==> 07-13 <==
Design comp_mult_top, start of the top module:
module comp_mult_top #(
parameter NO_MULT   = 4     ,  
parameter APB_BADDR = 0     ,  
parameter SYS_AW    = 16    ,  
parameter REG_DW    = 16       
)(
input                    clk         ,  
input                    rst_n       ,  
input      [ SYS_AW-1:0] apb_paddr   ,  
input                    apb_psel    ,  
input                    apb_penable ,  
input                    apb_pwrite  ,  
input      [REG_DW -1:0] apb_pwdata  ,  
output                   apb_pready  ,  
output reg [REG_DW -1:0] apb_prdata  ,  
output reg               apb_pslverr ,  
output reg               mem_ce      ,  
output reg               mem_we      ,  
output reg [SYS_AW -1:0] mem_addr    ,  
output reg [     8 -1:0] mem_wr_data ,  
input      [     8 -1:0] mem_rd_data    
);
localparam DWIDTH = 8 ;
localparam IDLE   = 2'b00;  
localparam RD_OPS = 2'b01;  
localparam WORK   = 2'b10;  
localparam WR_RES = 2'b11;  
reg  [       REG_DW -1:0] op1_addr      ;  
reg  [       REG_DW -1:0] op2_addr      ;  
reg  [       REG_DW -1:0] res_addr      ;  
reg  [       REG_DW -1:0] no_op         ;  
reg  [       REG_DW -1:0] cfg_start     ;  
reg  [       REG_DW -1:0] sts_stop      ;  
wire                      wr_op1_addr   ;  
wire                      wr_op2_addr   ;  
wire                      wr_res_addr   ;  
wire                      wr_no_op      ;  
wire                      wr_cfg_start  ;  
wire                      wr_sts_stop   ;  
wire                      rd_sts_stop   ;  
wire                      rd_sts_state  ;  
wire                      sel_regs      ;  
reg                       op_val        ;  
wire                      op_rdy        ;  
wire [   2*2*DWIDTH -1:0] op_data       ;  
wire                      res_val       ;  
reg                       res_rdy       ;  
wire [2*2*(DWIDTH+1)-1:0] res_data      ;  
wire                      set_res_rdy   ;  
reg  [     3*DWIDTH -1:0] data_reg      ;  
reg  [            2 -1:0] sts_cstate    ;  
wire                      start         ;  
wire                      sw_rst        ;  
wire                      byte_rd_done  ;  
wire                      byte_wr_done  ;  
wire                      finish        ;  
wire                      next_op       ;  
reg                       mem_ce_d      ;  
  ...
clock: 6.94 ns
lec_check: 0
abc_area: 1
cap_margin: 20
cell_pad_in_sites_detail_placement: 2
cell_pad_in_sites_global_placement: 2
core_aspect_ratio: 1.06
core_margin: 9
core_utilization: 40
cts_cluster_size: 88
gpl_timing_driven: 0
max_routing_layer: met5
min_routing_layer: met1
slew_margin: 20
run.sh (not shown) runs the stock make flow with config.mk's settings and CLKGATE_MAP_FILE=.
==> 05-03 (differences from 07-13) <==
CELL_PAD_IN_SITES_DETAIL_PLACEMENT = not set   (was 2)
CELL_PAD_IN_SITES_GLOBAL_PLACEMENT = not set   (was 2)
CORE_ASPECT_RATIO = not set   (was 1.06)
CORE_MARGIN = 2   (was 9)
CORE_UTILIZATION = 62   (was 40)
CTS_CLUSTER_DIAMETER = 295   (was not set)
CTS_CLUSTER_SIZE = 98   (was 88)
GPL_TIMING_DRIVEN = not set   (was 0)
MAX_ROUTING_LAYER = not set   (was met5)
MIN_ROUTING_LAYER = not set   (was met1)
TNS_END_PERCENT = 5   (was not set)
==> flow/constraint.sdc (replaced) <==
create_clock -name core_clock -period 3.92 [get_ports {clk}]
set_input_delay 0.7840 -clock core_clock [delete_from_list [all_inputs] [get_ports {clk}]]
set_output_delay 0.7840 -clock core_clock [all_outputs]
set_load 0.01 [all_outputs]
==> comparison <==
07-13 stopped in global routing with DPL-0033. 05-03 completed and failed the layout checks on negative setup slack. In 05-03 the die area is lower than in 07-13, by about 40%. In synthesized cell count, 05-03 and 07-13 do not differ. Area after synthesis is the same in 05-03 and 07-13.
==> figures <==
Unique cell type count in the Yosys netlist: 07-13 59; 05-03 59
Fraction of the mapped netlist area in compound gates: 07-13 10.1%; 05-03 10.1%
Worst slack after detailed placement: 07-13 -2.31 ns; 05-03 -3.24 ns
Dominant cell by count in the synthesized netlist: 07-13 sky130_fd_sc_hd__nand2_1; 05-03 sky130_fd_sc_hd__nand2_1
Count of cells resized by post-cts repair: 07-13 329; 05-03 106
Post-CTS Setup Repair Bufs: 07-13 121; 05-03 5
Die height: 07-13 266 µm; 05-03 197 µm
Chip Width: 07-13 252 µm; 05-03 197 µm
Number of placement rows: 07-13 90; 05-03 70
DP HPWL: 07-13 76,400 µm; 05-03 59,600 µm
Core Region: 07-13 0.0571 mm²; 05-03 0.0367 mm²
Final GP Congestion: 07-13 0.966; 05-03 1.07
Total cell area at the placement stage: 07-13 0.0253 mm²; 05-03 0.0279 mm²
Number of cells in the design after placement: 07-13 4,192; 05-03 4,277
Floorplan Utilization: 07-13 40.6%; 05-03 63.2%
Synthesized registers: 07-13 184; 05-03 184
Result of the run: 07-13 stopped before the end; 05-03 finished with violations
Stage where the flow stopped: 07-13 global routing; 05-03 -
Violated checks: 07-13 -; 05-03 negative setup slack
Number of cells in the yosys synthesis report: 07-13 3,367; 05-03 3,367
Chip area: 07-13 0.0669 mm²; 05-03 0.0389 mm²

========
==> inputs of v1 <==
comp_mult_top again, from the RTL that the note above started with.
Design comp_mult_top, start of the top module:
module comp_mult_top #(
parameter NO_MULT   = 4     ,  
parameter APB_BADDR = 0     ,  
parameter SYS_AW    = 16    ,  
parameter REG_DW    = 16       
)(
input                    clk         ,  
input                    rst_n       ,  
input      [ SYS_AW-1:0] apb_paddr   ,  
input                    apb_psel    ,  
input                    apb_penable ,  
input                    apb_pwrite  ,  
input      [REG_DW -1:0] apb_pwdata  ,  
output                   apb_pready  ,  
output reg [REG_DW -1:0] apb_prdata  ,  
output reg               apb_pslverr ,  
output reg               mem_ce      ,  
output reg               mem_we      ,  
output reg [SYS_AW -1:0] mem_addr    ,  
output reg [     8 -1:0] mem_wr_data ,  
input      [     8 -1:0] mem_rd_data    
);
localparam DWIDTH = 8 ;
localparam IDLE   = 2'b00;  
localparam RD_OPS = 2'b01;  
localparam WORK   = 2'b10;  
localparam WR_RES = 2'b11;  
reg  [       REG_DW -1:0] op1_addr      ;  
reg  [       REG_DW -1:0] op2_addr      ;  
reg  [       REG_DW -1:0] res_addr      ;  
reg  [       REG_DW -1:0] no_op         ;  
reg  [       REG_DW -1:0] cfg_start     ;  
reg  [       REG_DW -1:0] sts_stop      ;  
wire                      wr_op1_addr   ;  
wire                      wr_op2_addr   ;  
wire                      wr_res_addr   ;  
wire                      wr_no_op      ;  
wire                      wr_cfg_start  ;  
wire                      wr_sts_stop   ;  
wire                      rd_sts_stop   ;  
wire                      rd_sts_state  ;  
  ...
clock: 9.98 ns
lec_check: 0
abc_area: 1
cap_margin: 25
core_aspect_ratio: 1.42
core_margin: 8
core_utilization: 72
cts_cluster_diameter: 227
cts_cluster_size: 98
gpl_routability_driven: 0
gpl_timing_driven: 1
hold_slack_margin: 0.19
place_density_lb_addon: 0.3
slew_margin: 20
tns_end_percent: 20
==> v6 (differences from v1) <==
Settings changed: ABC_AREA 1 to 0, CORE_ASPECT_RATIO 1.42 to unset, CORE_UTILIZATION 72 to 41, CTS_CLUSTER_DIAMETER 227 to unset, CTS_CLUSTER_SIZE 98 to 40, PLACE_DENSITY set to 0.59, PLACE_DENSITY_LB_ADDON 0.3 to unset, SETUP_SLACK_MARGIN set to 0.67, TNS_END_PERCENT 20 to unset.
==> v39 (differences from v1) <==
Settings changed: ABC_AREA 1 to 0, CAP_MARGIN 25 to 5, CELL_PAD_IN_SITES_DETAIL_PLACEMENT set to 1, CORE_ASPECT_RATIO 1.42 to unset, CORE_MARGIN 8 to 7, CORE_UTILIZATION 72 to 41, CTS_CLUSTER_DIAMETER 227 to 279, CTS_CLUSTER_SIZE 98 to 95, GPL_ROUTABILITY_DRIVEN 0 to 1, GPL_TIMING_DRIVEN 1 to 0, MAX_ROUTING_LAYER set to met4, PLACE_DENSITY_LB_ADDON 0.3 to 0.17, SETUP_SLACK_MARGIN set to 0.67, SLEW_MARGIN 20 to 40, TNS_END_PERCENT 20 to unset.
==> summary of the runs <==
Register-to-register slack: v6 > v1 > v39. Against v39, the power of v6 is smaller by about 1.4%. Cell count: v1 > v39 > v6. Clock skew, lowest first: v1, v39, v6. Of v39 and v6, v39 has the higher count of clock-buffer cells in the layout (gap 1). Worst setup slack: v6 < v39 < v1. Combinational power is about the same in v6 and v39. v39 finished clean. v1 went through all stages and came out clean. v6 went through all stages and came out clean. Between v6 and v39, the lower utilization is in v6 (gap 0.69 points). Global-route usage: v1 is higher than v6 (17 points). Between v6 and v39, the lower final area is in v6 (gap about 1.5%, measured against v39). Against v1, the critical path depth of v6 is lower by 9.
Power figures rest on the tool's default switching activity, not on a simulated workload.
